==> v39 <==
==> flow/design.v <==
`timescale 1ns / 1ps
module fir_7_7(
    input clk,
    input rst,
    input [7:0] weight_data,
    input [2:0] weight_idx,
    input weight_valid,
    output weight_ready,
    input [7:0] input_data,
    input input_valid,
    output input_ready,
    output [15:0] output_data,
    input output_ready,
    output output_valid 
    );
    reg i_ready;
    reg w_ready;
    assign input_ready = i_ready;
    assign weight_ready = w_ready;
    wire [15:0] products [6:0];
    wire [15:0] sums [ 5:0];
    reg [7:0] inputs [6:0];
    reg [7:0] weights [6:0];
    reg [15:0] result;
    assign output_data = result;
    reg output_valid_delay;
    reg output_valid_r;
    assign output_valid = output_valid_r;
    always@(posedge clk)
    begin
        if(input_valid & input_ready)
            output_valid_delay <= 1;
        else
            output_valid_delay <= 0;
        output_valid_r <= output_valid_delay;
    end
    always@(posedge clk)
    begin
        if(rst)
        begin
            inputs[0] <= 0;
            inputs[1] <= 0;
            inputs[2] <= 0;
            inputs[3] <= 0;
            inputs[4] <= 0;
            inputs[5] <= 0;
            inputs[6] <= 0;
            weights[0] <= 0;
            weights[1] <= 0;
            weights[2] <= 0;
            weights[3] <= 0;
            weights[4] <= 0;
            weights[5] <= 0;
            weights[6] <= 0;
            result <= 0;
            i_ready <= 0;
            w_ready <= 0;
        end else begin
            i_ready <= 1;
            w_ready <= 1;
            if(weight_ready & weight_valid)begin
                weights[weight_idx] <= weight_data;
            end
            if(input_valid & input_ready)begin
                inputs[0] <= input_data;
                inputs[1] <= inputs[0];
                inputs[2] <= inputs[1];
                inputs[3] <= inputs[2];
                inputs[4] <= inputs[3];
                inputs[5] <= inputs[4];
                inputs[6] <= inputs[5];
            end
            if(output_valid & output_ready)begin
                result <= sums[5];
            end
        end
    end
    multiplier m0(inputs[0], weights[0], products[0]);
    multiplier m1(inputs[1], weights[1], products[1]);
    multiplier m2(inputs[2], weights[2], products[2]);
    multiplier m3(inputs[3], weights[3], products[3]);
    multiplier m4(inputs[4], weights[4], products[4]);
    multiplier m5(inputs[5], weights[5], products[5]);
    multiplier m6(inputs[6], weights[6], products[6]);
    adder a0(products[0], products[1], sums[0]);
    adder a1(products[2], products[3], sums[1]);
    adder a2(products[4], products[5], sums[2]);
    adder a3(products[6], sums[0], sums[3]);
    adder a4(sums[1], sums[2], sums[4]);
    adder a5(sums[3], sums[4], sums[5]);
endmodule
module adder(
    input [15:0] addend1,
    input [15:0] addend2,
    output [15:0] sum
    );
    assign sum = addend1 + addend2;
endmodule
module multiplier(
    input [7:0] weight_data,
    input [7:0] input_data,
    output [15:0] product
    );
    assign product = weight_data * input_data;
endmodule
==> flow/run.sh <==
#!/bin/bash
# the make line also repeats each setting of config.mk as NAME=value (left out here)
make -C /OpenROAD-flow-scripts/flow DESIGN_CONFIG=/design/flow/config.mk WORK_HOME=/design/flow/orfs CLKGATE_MAP_FILE= finish
==> flow/config.mk <==
export PLATFORM = sky130hd
export DESIGN_NAME = fir_7_7
export DESIGN_NICKNAME = fir_7_7
export VERILOG_FILES = /design/flow/design.v
export SDC_FILE = /design/flow/constraint.sdc
export NUM_CORES = 4
export LEC_CHECK = 0
export ABC_AREA = 1
export CAP_MARGIN = 30
export CORE_ASPECT_RATIO = 0.71
export CORE_MARGIN = 8
export CORE_UTILIZATION = 53
export CTS_CLUSTER_DIAMETER = 229
export GPL_TIMING_DRIVEN = 0
export MAX_ROUTING_LAYER = met4
export PLACE_DENSITY = 0.92
export SETUP_SLACK_MARGIN = 0.24
export SLEW_MARGIN = 35
export TNS_END_PERCENT = 90
==> flow/constraint.sdc <==
create_clock -name core_clock -period 9.43 [get_ports {clk}]
set_input_delay 1.8860 -clock core_clock [delete_from_list [all_inputs] [get_ports {clk}]]
set_output_delay 1.8860 -clock core_clock [all_outputs]
set_load 0.01 [all_outputs]
==> inputs of v25, as changes to v39 <==
==> flow/config.mk (replaced) <==
export PLATFORM = sky130hd
export DESIGN_NAME = fir_7_7
export DESIGN_NICKNAME = fir_7_7
export VERILOG_FILES = /design/flow/design.v
export SDC_FILE = /design/flow/constraint.sdc
export NUM_CORES = 4
export LEC_CHECK = 0
export ABC_AREA = 1
export CAP_MARGIN = 20
export CORE_MARGIN = 2
export CORE_UTILIZATION = 54
export CTS_CLUSTER_DIAMETER = 163
export CTS_CLUSTER_SIZE = 98
export SLEW_MARGIN = 20
==> flow/constraint.sdc (replaced) <==
create_clock -name core_clock -period 4.34 [get_ports {clk}]
set_input_delay 0.8680 -clock core_clock [delete_from_list [all_inputs] [get_ports {clk}]]
set_output_delay 0.8680 -clock core_clock [all_outputs]
set_load 0.01 [all_outputs]
==> results <==
- Cell count: v39 is lower than v25 (about 4%).
- In v25 the via count is lower than in v39, by 3.5%.
- In v39 the global-route usage is lower than in v25, by 4.8 points.
- Synthesized cell count is the same in v39 and v25.
- v39 completed without violations. v25 reached the layout checks and failed them: setup timing.
- In v25 the clock-buffer cell count is higher than in v39, by 1.

---

==> inputs of job 136 <==
Starts from the design.v that is shown in full above.
clock: 4.19 ns
lec_check: 0
abc_area: 0
cap_margin: 20
core_margin: 2
core_utilization: 70
cts_cluster_size: 73
setup_slack_margin: 1.08
slew_margin: 20
run.sh (not shown) runs the stock make flow with config.mk's settings and CLKGATE_MAP_FILE=.
==> job 1031: changes against job 136 <==
ABC_AREA = 1   (was 0)
CORE_UTILIZATION = 65   (was 70)
CTS_CLUSTER_DIAMETER = 163   (was unset)
CTS_CLUSTER_SIZE = 98   (was 73)
SETUP_SLACK_MARGIN = unset   (was 1.08)
==> flow/constraint.sdc (replaced) <==
create_clock -name core_clock -period 9.52 [get_ports {clk}]
set_input_delay 1.9040 -clock core_clock [delete_from_list [all_inputs] [get_ports {clk}]]
set_output_delay 1.9040 -clock core_clock [all_outputs]
set_load 0.01 [all_outputs]
==> comparison <==
Count of clock-buffer cells in the layout: job 1031 is higher than job 136 (2). Of job 136 and job 1031, job 136 has the higher routed wire length (gap 9.6%, measured against job 1031). Against job 136, the worst hold slack of job 1031 is worse by 0.0062 ns. In job 1031 the first-iteration DRC count is smaller than in job 136, by about 27%. Between job 1031 and job 136, the lower final cell count is in job 136 (gap 7.4%, measured against job 136). Job 136 finished but fails on setup timing. Job 1031 completed with no timing, DRC or antenna violations. Clock power: job 1031 is lower than job 136 (60%). Against job 136, the non-clock buffer count of job 1031 is lower by 235. Flip-flop count is the same in job 1031 and job 136.

---

==> inputs of run G <==
// fir_7_7: RTL as listed in full above, without the edits since
Settings: LEC_CHECK=0, CAP_MARGIN=20, CORE_MARGIN=2, CORE_UTILIZATION=61, CTS_CLUSTER_SIZE=76, HOLD_SLACK_MARGIN=-0.05, MAX_ROUTING_LAYER=met4, PLACE_DENSITY_LB_ADDON=0.08, SETUP_SLACK_MARGIN=1.15, SLEW_MARGIN=0, TNS_END_PERCENT=50; clock period 8.0 ns.
==> inputs of run Z, as changes to run G <==
==> flow/config.mk (replaced) <==
export PLATFORM = sky130hd
export DESIGN_NAME = fir_7_7
export DESIGN_NICKNAME = fir_7_7
export VERILOG_FILES = /design/flow/design.v
export SDC_FILE = /design/flow/constraint.sdc
export NUM_CORES = 4
export LEC_CHECK = 0
export ABC_AREA = 1
export CAP_MARGIN = 20
export CORE_MARGIN = 2
export CORE_UTILIZATION = 70
export SETUP_SLACK_MARGIN = -0.11
export SLEW_MARGIN = 20
==> flow/constraint.sdc (replaced) <==
create_clock -name core_clock -period 5.78 [get_ports {clk}]
set_input_delay 1.1560 -clock core_clock [delete_from_list [all_inputs] [get_ports {clk}]]
set_output_delay 1.1560 -clock core_clock [all_outputs]
set_load 0.01 [all_outputs]
==> inputs of run P, as changes to run G <==
==> flow/config.mk (replaced) <==
export PLATFORM = sky130hd
export DESIGN_NAME = fir_7_7
export DESIGN_NICKNAME = fir_7_7
export VERILOG_FILES = /design/flow/design.v
export SDC_FILE = /design/flow/constraint.sdc
export NUM_CORES = 4
export LEC_CHECK = 0
export ABC_AREA = 1
export CAP_MARGIN = 20
export CORE_MARGIN = 2
export CORE_UTILIZATION = 47
export CTS_CLUSTER_DIAMETER = 260
export CTS_CLUSTER_SIZE = 98
export PLACE_DENSITY = 0.4
export SETUP_SLACK_MARGIN = -0.76
export SLEW_MARGIN = 0
==> notes <==
First-iteration DRC count: run Z > run P > run G. The highest fmax belongs to run Z, the lowest to run P. The lowest cell area belongs to run P, the highest to run Z. Area after synthesis is the same in run Z and run P. The highest wire length belongs to run P, the lowest to run G. Final cell count: run G < run P < run Z. Combinational power: run Z > run P > run G. Critical path depth: run Z > run P > run G. Clock-buffer cell count, lowest first: run Z, run P, run G. Run P ran to the end with no violations. Run Z ran to the end with violations: negative setup slack. Run G ran to the end with no violations.
==> figures <==
| metric | run G | run P | run Z |
|---|---|---|---|
| Result of the run | no timing/DRC/antenna violations | no timing/DRC/antenna violations | complete, but fails checks |
| Violated checks | - | - | negative setup slack |
| Sw power | 483 uW | 1480 uW | 2680 uW |
| Comb gate area | 14800 sq um | 14000 sq um | 14500 sq um |
| Global-route wire length before repair | 86400 um | 95300 um | 92500 um |
| Chip footprint | 34100 sq um | 46000 sq um | 31100 sq um |
| GR met1 Demand/Resource | 46.2% | 40.1% | 51.9% |
| Leakage component of the power | 0.0109 uW | 0.0133 uW | 0.0146 uW |
| Largest net degree at the start of global routing | 57 | 58 | 56 |
| Routing usage on met3 | 5.91% | 4.77% | 8.38% |
| Average size of a mapped cell | 9.41 sq um | 8.03 sq um | 8.03 sq um |
| Final Core Density | 68.5% | 50.2% | 82.7% |
| Initial core utilization | 61.6% | 47.4% | 70.6% |
| Vias after detailed routing | 14.2k | 14.9k | 16.9k |
| Flop share of the area | 14.3% | 14.1% | 12.8% |
| Final Routed Wirelength | 55300 um | 60700 um | 59400 um |
| DIE WIDTH | 185 um | 214 um | 176 um |
| Unrepaired setup endpoints after global routing | true | false | true |
| Via density | 5.36 | 4.76 | 5.32 |
| Internal power contribution | 1230 uW | 1760 uW | 3480 uW |

---

==> run D: inputs <==
RTL: the design.v shown in full above, as it stands there.
clock: 9.18 ns
lec_check: 0
abc_area: 1
cap_margin: 30
core_margin: 8
core_utilization: 50
cts_cluster_diameter: 319
cts_cluster_size: 98
gpl_timing_driven: 0
max_routing_layer: met5
place_density: 0.89
setup_slack_margin: 0.24
slew_margin: 20
tns_end_percent: 90
==> run E (differences from run D) <==
CAP_MARGIN = 20   (was 30)
CORE_MARGIN = 2   (was 8)
CORE_UTILIZATION = 72   (was 50)
CTS_CLUSTER_DIAMETER = 163   (was 319)
GPL_TIMING_DRIVEN = not set   (was 0)
MAX_ROUTING_LAYER = not set   (was met5)
PLACE_DENSITY = 0.38   (was 0.89)
SETUP_SLACK_MARGIN = not set   (was 0.24)
TNS_END_PERCENT = not set   (was 90)
==> flow/constraint.sdc (replaced) <==
create_clock -name core_clock -period 6.93 [get_ports {clk}]
set_input_delay 1.3860 -clock core_clock [delete_from_list [all_inputs] [get_ports {clk}]]
set_output_delay 1.3860 -clock core_clock [all_outputs]
set_load 0.01 [all_outputs]
==> notes <==
In run D the critical path depth is higher than in run E, by 4.
Against run E, the global-route usage of run D is lower by 15 points.
Non-clock buffer count: run E is lower than run D (26).
In run E the sequential power is higher than in run D, by 43%.

---

==> inputs of build 69 <==
Starts from the design.v that is shown in full above.
Settings: LEC_CHECK=0, ABC_AREA=1, CAP_MARGIN=30, CORE_MARGIN=8, CORE_UTILIZATION=53, CTS_CLUSTER_DIAMETER=319, GPL_TIMING_DRIVEN=0, MAX_ROUTING_LAYER=met5, PLACE_DENSITY=0.92, SETUP_SLACK_MARGIN=0.24, SLEW_MARGIN=20; clock period 9.18 ns.
==> trial 91: changes against build 69 <==
==> flow/config.mk (replaced) <==
export PLATFORM = sky130hd
export DESIGN_NAME = fir_7_7
export DESIGN_NICKNAME = fir_7_7
export VERILOG_FILES = /design/flow/design.v
export SDC_FILE = /design/flow/constraint.sdc
export NUM_CORES = 4
export LEC_CHECK = 0
export CAP_MARGIN = 20
export CORE_MARGIN = 2
export CORE_UTILIZATION = 64
export SETUP_SLACK_MARGIN = 1.43
export SLEW_MARGIN = 20
==> flow/constraint.sdc (replaced) <==
create_clock -name core_clock -period 5.78 [get_ports {clk}]
set_input_delay 1.1560 -clock core_clock [delete_from_list [all_inputs] [get_ports {clk}]]
set_output_delay 1.1560 -clock core_clock [all_outputs]
set_load 0.01 [all_outputs]
==> notes <==
Build 69 completed without violations. Trial 91 reached the layout checks and failed them: negative setup slack.
Clock skew is about the same in trial 91 and build 69.
Between build 69 and trial 91, the lower die size is in trial 91 (gap about 40%, measured against trial 91).
Between trial 91 and build 69, the lower global-route usage is in build 69 (gap 9.9 points).
Against build 69, the sequential power of trial 91 is larger by 55%.
Of build 69 and trial 91, build 69 has the higher first-iteration DRC count (gap about 100%, measured against trial 91).
In build 69 the worst setup slack is better than in trial 91, by 2700 ps.
Against build 69, the combinational power of trial 91 is smaller by 78%.

---

==> try-harbor: inputs <==
// fir_7_7: RTL as listed in full above, without the edits since
==> flow/config.mk <==
export PLATFORM = sky130hd
export DESIGN_NAME = fir_7_7
export DESIGN_NICKNAME = fir_7_7
export VERILOG_FILES = /design/flow/design.v
export SDC_FILE = /design/flow/constraint.sdc
export NUM_CORES = 4
export LEC_CHECK = 0
export ABC_AREA = 1
export CAP_MARGIN = 10
export CORE_MARGIN = 2
export CORE_UTILIZATION = 70
export CTS_CLUSTER_DIAMETER = 319
export GPL_TIMING_DRIVEN = 1
export MAX_ROUTING_LAYER = met5
export SETUP_SLACK_MARGIN = 0.58
export SLEW_MARGIN = 20
==> flow/constraint.sdc <==
create_clock -name core_clock -period 6.37 [get_ports {clk}]
set_input_delay 1.2740 -clock core_clock [delete_from_list [all_inputs] [get_ports {clk}]]
set_output_delay 1.2740 -clock core_clock [all_outputs]
set_load 0.01 [all_outputs]
==> try-tundra: changes against try-harbor <==
- ABC_AREA: 1 -> not set
- CAP_MARGIN: 10 -> 20
- CORE_UTILIZATION: 70 -> 40
- CTS_CLUSTER_DIAMETER: 319 -> not set
- GPL_TIMING_DRIVEN: 1 -> not set
- MAX_ROUTING_LAYER: met5 -> not set
- SETUP_SLACK_MARGIN: 0.58 -> not set
==> flow/constraint.sdc (replaced) <==
create_clock -name core_clock -period 9.06 [get_ports {clk}]
set_input_delay 1.8120 -clock core_clock [delete_from_list [all_inputs] [get_ports {clk}]]
set_output_delay 1.8120 -clock core_clock [all_outputs]
set_load 0.01 [all_outputs]
==> qor summary <==
item	try-harbor	try-tundra
Combinational Power Share	62.9%	9.6%
Clock network power	1.06 mW	0.808 mW
Setup Total Neg Slack	-3.189 ns	0 ns
Total leakage power	14.46 nW	10.56 nW
Cells resized by post-CTS repair	82	0
Power density over the cells	227.3 nW/µm²	74.77 nW/µm²
Launch point of the critical path	weights[1][2]	inputs[6][5]
RR Endpoint	result[15]	result[14]
Buffers and inverters on the worst path	5	7
DP Area	22870 µm²	20890 µm²
Pin count of the biggest net entering global routing	50	58
Post-layout instance count excluding filler cells	3156	2785
Status	finished with violations	no timing/DRC/antenna violations
Violated checks	setup timing	-
Maximum resistive drop on vdd	0.4857 mV	0.1363 mV
Insertion delay to the later sink of the worst-skew pair	0.46 ns	0.47 ns
Routed WL per cell	18.62 µm	19.78 µm
End of the critical path	result[15]	result[14]
Post-synthesis chip area from yosys	20810 µm²	19880 µm²
Number of tapcells	390	664
Headroom to the max-slew limit	25.41%	35.73%
Weighted congestion reported at the end of routability-driven placement	0.9808	0.9204
Fraction of area in multi-input gates	60.04%	67.73%
Met3 routed WL	5.562 mm	3.568 mm

---

==> inputs of v10 <==
Starts from the design.v that is shown in full above.
clock: 5.7 ns
lec_check: 0
abc_area: 1
cap_margin: 15
core_margin: 2
core_utilization: 72
cts_cluster_size: 75
hold_slack_margin: 0.3
setup_slack_margin: -0.31
slew_margin: 5
==> v17: changes against v10 <==
- CAP_MARGIN: 15 -> 20
- CORE_ASPECT_RATIO: not set -> 1.91
- CORE_UTILIZATION: 72 -> 40
- CTS_CLUSTER_DIAMETER: not set -> 235
- CTS_CLUSTER_SIZE: 75 -> 60
- HOLD_SLACK_MARGIN: 0.3 -> not set
- PLACE_DENSITY: not set -> 0.63
- SETUP_SLACK_MARGIN: -0.31 -> not set
==> flow/constraint.sdc (replaced) <==
create_clock -name core_clock -period 8.0 [get_ports {clk}]
set_input_delay 1.6000 -clock core_clock [delete_from_list [all_inputs] [get_ports {clk}]]
set_output_delay 1.6000 -clock core_clock [all_outputs]
set_load 0.01 [all_outputs]
==> v9: changes against v10 <==
- ABC_AREA: 1 -> 0
- CAP_MARGIN: 15 -> 10
- CTS_CLUSTER_DIAMETER: not set -> 319
- CTS_CLUSTER_SIZE: 75 -> not set
- GPL_TIMING_DRIVEN: not set -> 1
- HOLD_SLACK_MARGIN: 0.3 -> not set
- MAX_ROUTING_LAYER: not set -> met5
- MIN_ROUTING_LAYER: not set -> met2
- PLACE_DENSITY: not set -> 0.92
- SETUP_SLACK_MARGIN: -0.31 -> 1.3
- SLEW_MARGIN: 5 -> 20
==> v11: changes against v10 <==
- CAP_MARGIN: 15 -> 20
- CTS_CLUSTER_DIAMETER: not set -> 59
- CTS_CLUSTER_SIZE: 75 -> not set
- HOLD_SLACK_MARGIN: 0.3 -> not set
- SETUP_SLACK_MARGIN: -0.31 -> 1.19
- SLEW_MARGIN: 5 -> 20
==> flow/constraint.sdc (replaced) <==
create_clock -name core_clock -period 4.33 [get_ports {clk}]
set_input_delay 0.8660 -clock core_clock [delete_from_list [all_inputs] [get_ports {clk}]]
set_output_delay 0.8660 -clock core_clock [all_outputs]
set_load 0.01 [all_outputs]
==> results <==
v17 ran to the end with no violations. v10 finished but failed the layout checks on negative setup slack. v9 ended with an error in global routing, error GRT-0116. v11 finished but failed the layout checks on negative setup slack.
Power: v17 < v10 < v11.
Sequential power, highest first: v11, v10, v17.
In v17 the clock power is smaller than in v11, by about 45%.
Combinational power, lowest first: v17, v10, v11.
Between v11 and v17, the lower maximum frequency is in v17 (gap 7.1%, measured against v17).
Critical path depth: v17 is higher than v11 (1).
Between v10 and v17, the lower routed wire length is in v10 (gap 7.7%, measured against v17).
Worst hold slack, highest first: v11, v17, v10.
==> figures <==
Area share of and/or/nand/nor cells after synthesis: v17 14.4%; v9 16.6%; v11 14.4%; v10 14.4%
Post-place setup slack: v17 0.696 ns; v9 -1.35 ns; v11 -2.50 ns; v10 -1.03 ns
Worst hold path cell count: v17 0; v9 -; v11 0; v10 0
Area of the synthesized netlist per yosys stat: v17 20800 sq um; v9 19900 sq um; v11 20800 sq um; v10 20800 sq um
Final-report setup violation count: v17 0; v9 -; v11 14; v10 13
Crit. path cell count: v17 25; v9 -; v11 24; v10 25
Die X: v17 169 um; v9 170 um; v11 174 um; v10 174 um
Die Area: v17 54000 sq um; v9 29000 sq um; v11 30300 sq um; v10 30300 sq um
Seq/total area: v17 14.0%; v9 -; v11 12.8%; v10 13.0%
Count of cells along the worst register-to-register path: v17 25; v9 -; v11 24; v10 25
Final TNS setup: v17 0 ns; v9 -; v11 -30.19 ns; v10 -10.89 ns
Met1 routed wirelength after detailed routing: v17 21000 um; v9 -; v11 22200 um; v10 21800 um
Last element of the critical path: v17 result[9]; v9 -; v11 result[9]; v10 result[13]
Flop Count: v17 131; v9 -; v11 131; v10 131
Dominant class by area: v17 logic gates; v9 -; v11 logic gates; v10 logic gates
# placed instances: v17 3154; v9 2632; v11 3085; v10 3079
Total number of placement rows: v17 115; v9 60; v11 62; v10 62
Run status: v17 no timing/DRC/antenna violations; v9 did not finish; v11 failed layout checks; v10 failed layout checks
Failing step: v17 -; v9 global routing; v11 -; v10 -
Reasons for failing layout checks: v17 -; v9 -; v11 negative setup slack; v10 negative setup slack
Power figures rest on the tool's default switching activity, not on a simulated workload.
